==> trial 92: inputs <==
// GameModeEazy
module GameModeEazy(
input wire clk,
input wire rst,
input wire load,
input wire [63:0] load_board,
input wire [3:0]btn,
input wire [3:0]mode,
output wire [63:0] num,
output wire [15:0] judge
    );
reg [63:0] num_reg; 
reg [63:0] num_reg_last;
reg [3:0]position_reg;
reg [1:0]count;
assign num = num_reg;
judge m0(.num(num),.judge(judge));
always @ (posedge clk)
if (rst) begin
	num_reg = 64'b0001000000000000000000000000000000000000000000000000000000010000;
	count = 2'b00;
end
else if (load) begin
	num_reg = load_board;
end
else if (mode==4'b0011) begin
	if (count==2'b11) count=2'b00; else count=count+1'b1;
	num_reg_last=num_reg;
		if (btn[0]==1)
		begin		
			if (num_reg[3:0]==4'b0000)
				begin
					num_reg[3:0]=num_reg[19:16];
					num_reg[19:16]=4'b0000;
				end
			if (num_reg[7:4]==4'b0000)
				begin
					num_reg[7:4]=num_reg[23:20];
					num_reg[23:20]=4'b0000;
				end	
			if (num_reg[11:8]==4'b0000)
				begin
					num_reg[11:8]=num_reg[27:24];
					num_reg[27:24]=4'b0000;
				end	
			if (num_reg[15:12]==4'b0000)
				begin
					num_reg[15:12]=num_reg[31:28];
					num_reg[31:28]=4'b0000;
				end	
			if (num_reg[19:16]==4'b0000)
				begin
					num_reg[19:16]=num_reg[35:32];
					num_reg[35:32]=4'b0000;
				end
			if (num_reg[23:20]==4'b0000)
				begin
					num_reg[23:20]=num_reg[39:36];
					num_reg[39:36]=4'b0000;
				end	
			if (num_reg[27:24]==4'b0000)
				begin
					num_reg[27:24]=num_reg[43:40];
					num_reg[43:40]=4'b0000;
				end	
			if (num_reg[31:28]==4'b0000)
				begin
					num_reg[31:28]=num_reg[47:44];
					num_reg[47:44]=4'b0000;
				end	
			if (num_reg[3:0]==4'b0000)
				begin
					num_reg[3:0]=num_reg[19:16];
					num_reg[19:16]=4'b0000;
				end
			if (num_reg[7:4]==4'b0000)
				begin
					num_reg[7:4]=num_reg[23:20];
					num_reg[23:20]=4'b0000;
				end	
			if (num_reg[11:8]==4'b0000)
				begin
					num_reg[11:8]=num_reg[27:24];
					num_reg[27:24]=4'b0000;
  ...
==> flow/config.mk <==
export PLATFORM = sky130hd
export DESIGN_NAME = GameModeEazy
export DESIGN_NICKNAME = GameModeEazy
export VERILOG_FILES = /design/flow/design.v
export SDC_FILE = /design/flow/constraint.sdc
export NUM_CORES = 4
export LEC_CHECK = 0
export CAP_MARGIN = 0
export CORE_MARGIN = 2
export CORE_UTILIZATION = 72
export CTS_CLUSTER_SIZE = 90
export GPL_ROUTABILITY_DRIVEN = 1
export PLACE_DENSITY_LB_ADDON = 0.22
export SETUP_SLACK_MARGIN = 2.54
export SLEW_MARGIN = 20
==> flow/constraint.sdc <==
create_clock -name core_clock -period 13.4 [get_ports {clk}]
set_input_delay 2.6800 -clock core_clock [delete_from_list [all_inputs] [get_ports {clk}]]
set_output_delay 2.6800 -clock core_clock [all_outputs]
set_load 0.01 [all_outputs]
run.sh (not shown) runs the stock make flow with config.mk's settings and CLKGATE_MAP_FILE=.
==> trial 1 (differences from trial 92) <==
==> flow/config.mk (replaced) <==
export PLATFORM = sky130hd
export DESIGN_NAME = GameModeEazy
export DESIGN_NICKNAME = GameModeEazy
export VERILOG_FILES = /design/flow/design.v
export SDC_FILE = /design/flow/constraint.sdc
export NUM_CORES = 4
export LEC_CHECK = 0
export CAP_MARGIN = 20
export CORE_MARGIN = 2
export CORE_UTILIZATION = 45
export GPL_ROUTABILITY_DRIVEN = 1
export SLEW_MARGIN = 20
==> flow/constraint.sdc (replaced) <==
create_clock -name core_clock -period 22.0 [get_ports {clk}]
set_input_delay 4.4000 -clock core_clock [delete_from_list [all_inputs] [get_ports {clk}]]
set_output_delay 4.4000 -clock core_clock [all_outputs]
set_load 0.01 [all_outputs]
==> trial 90 (differences from trial 92) <==
==> flow/config.mk (replaced) <==
export PLATFORM = sky130hd
export DESIGN_NAME = GameModeEazy
export DESIGN_NICKNAME = GameModeEazy
export VERILOG_FILES = /design/flow/design.v
export SDC_FILE = /design/flow/constraint.sdc
export NUM_CORES = 4
export LEC_CHECK = 0
export CAP_MARGIN = 20
export CORE_MARGIN = 2
export CORE_UTILIZATION = 71
export CTS_CLUSTER_DIAMETER = 136
export CTS_CLUSTER_SIZE = 24
export MAX_ROUTING_LAYER = met4
export SETUP_SLACK_MARGIN = 3.32
export SLEW_MARGIN = 20
==> flow/constraint.sdc (replaced) <==
create_clock -name core_clock -period 25.5 [get_ports {clk}]
set_input_delay 5.1000 -clock core_clock [delete_from_list [all_inputs] [get_ports {clk}]]
set_output_delay 5.1000 -clock core_clock [all_outputs]
set_load 0.01 [all_outputs]
==> trial 14 (differences from trial 92) <==
==> flow/config.mk (replaced) <==
export PLATFORM = sky130hd
export DESIGN_NAME = GameModeEazy
export DESIGN_NICKNAME = GameModeEazy
export VERILOG_FILES = /design/flow/design.v
export SDC_FILE = /design/flow/constraint.sdc
export NUM_CORES = 4
export LEC_CHECK = 0
export CAP_MARGIN = 20
export CORE_MARGIN = 2
export CORE_UTILIZATION = 40
export PLACE_DENSITY_LB_ADDON = 0.11
export SLEW_MARGIN = 15
==> flow/constraint.sdc (replaced) <==
create_clock -name core_clock -period 28.0 [get_ports {clk}]
set_input_delay 5.6000 -clock core_clock [delete_from_list [all_inputs] [get_ports {clk}]]
set_output_delay 5.6000 -clock core_clock [all_outputs]
set_load 0.01 [all_outputs]
==> impl_metrics.env <==
# flow metrics
export IMPL_die_area_um2=65400
export IMPL_placementRows=92
export IMPL_initial_utilization_pct=71.6
export IMPL_first_error="[ERROR GRT-0116] Global routing finished with congestion. Check the congestion regions in the DRC Viewer."
export IMPL_dp_cells=7830
export IMPL_haltStage="5_1_grt"
export IMPL_synth_chip_area_um2=45000
export IMPL_dieWidth_um=256
export IMPL_status="did not finish"
export IMPL_synthArstFlopShare_pct=0
export IMPL_die_h_um=256
export IMPL_gp_congestion=1.40
export IMPL_core_region_area_um2=62900
That was trial 90.
==> impl_metrics.env <==
# yosys + openroad results
export IMPL_status="complete, no violations"
export IMPL_die_area_um2=115000
export IMPL_comb_area_share_pct=80.2
export IMPL_die_h_um=339
export IMPL_cts_buffers=9
export IMPL_dp_cells=8491
export IMPL_dr_wl_met3_um=36400
export IMPL_initial_utilization_pct=40.2
export IMPL_synthArstFlopShare_pct=0
export IMPL_gp_congestion=1.13
export IMPL_path_class="in2reg"
export IMPL_hold_depth=2
export IMPL_cts_sinks=69
export IMPL_core_region_area_um2=112000
export IMPL_dieWidth_um=339
export IMPL_placementRows=123
export IMPL_finalSetupTns_ns=0
export IMPL_adder_share_pct=3.20
That was trial 14.
==> impl_metrics.env <==
# flow metrics
export IMPL_initial_utilization_pct=72.9
export IMPL_die_area_um2=64500
export IMPL_ys_cells=6829
export IMPL_simple_gate_area_share_pct=28.2
export IMPL_synthArstFlopShare_pct=0
export IMPL_mux_area_share_pct=8.14
export IMPL_placementRows=91
export IMPL_die_h_um=254
export IMPL_first_error="[ERROR DPL-0038] Utilization greater than 100%, impossible to legalize"
export IMPL_gp_congestion=1.46
export IMPL_dieWidth_um=254
export IMPL_core_region_area_um2=61700
export IMPL_haltStage="3_5_place_dp"
export IMPL_synth_chip_area_um2=45000
export IMPL_status="did not finish"
That was trial 92.
==> impl_metrics.env <==
# yosys + openroad results
export IMPL_status="failed layout checks"
export IMPL_violatedChecks="setup timing"
export IMPL_max_freq_mhz=40.7
export IMPL_core_region_area_um2=98700
export IMPL_dp_cells=10700
export IMPL_die_area_um2=103000
export IMPL_fin_ws_ns=-2.54
export IMPL_placementRows=115
export IMPL_synth_chip_area_um2=45000
export IMPL_dieWidth_um=320
export IMPL_gp_congestion=1.19
export IMPL_initial_utilization_pct=45.6
export IMPL_die_h_um=320
export IMPL_setup_violations=67
export IMPL_clock_skew_ns=0.0161
export IMPL_taps=1287
export IMPL_vias=75800
That was trial 1.
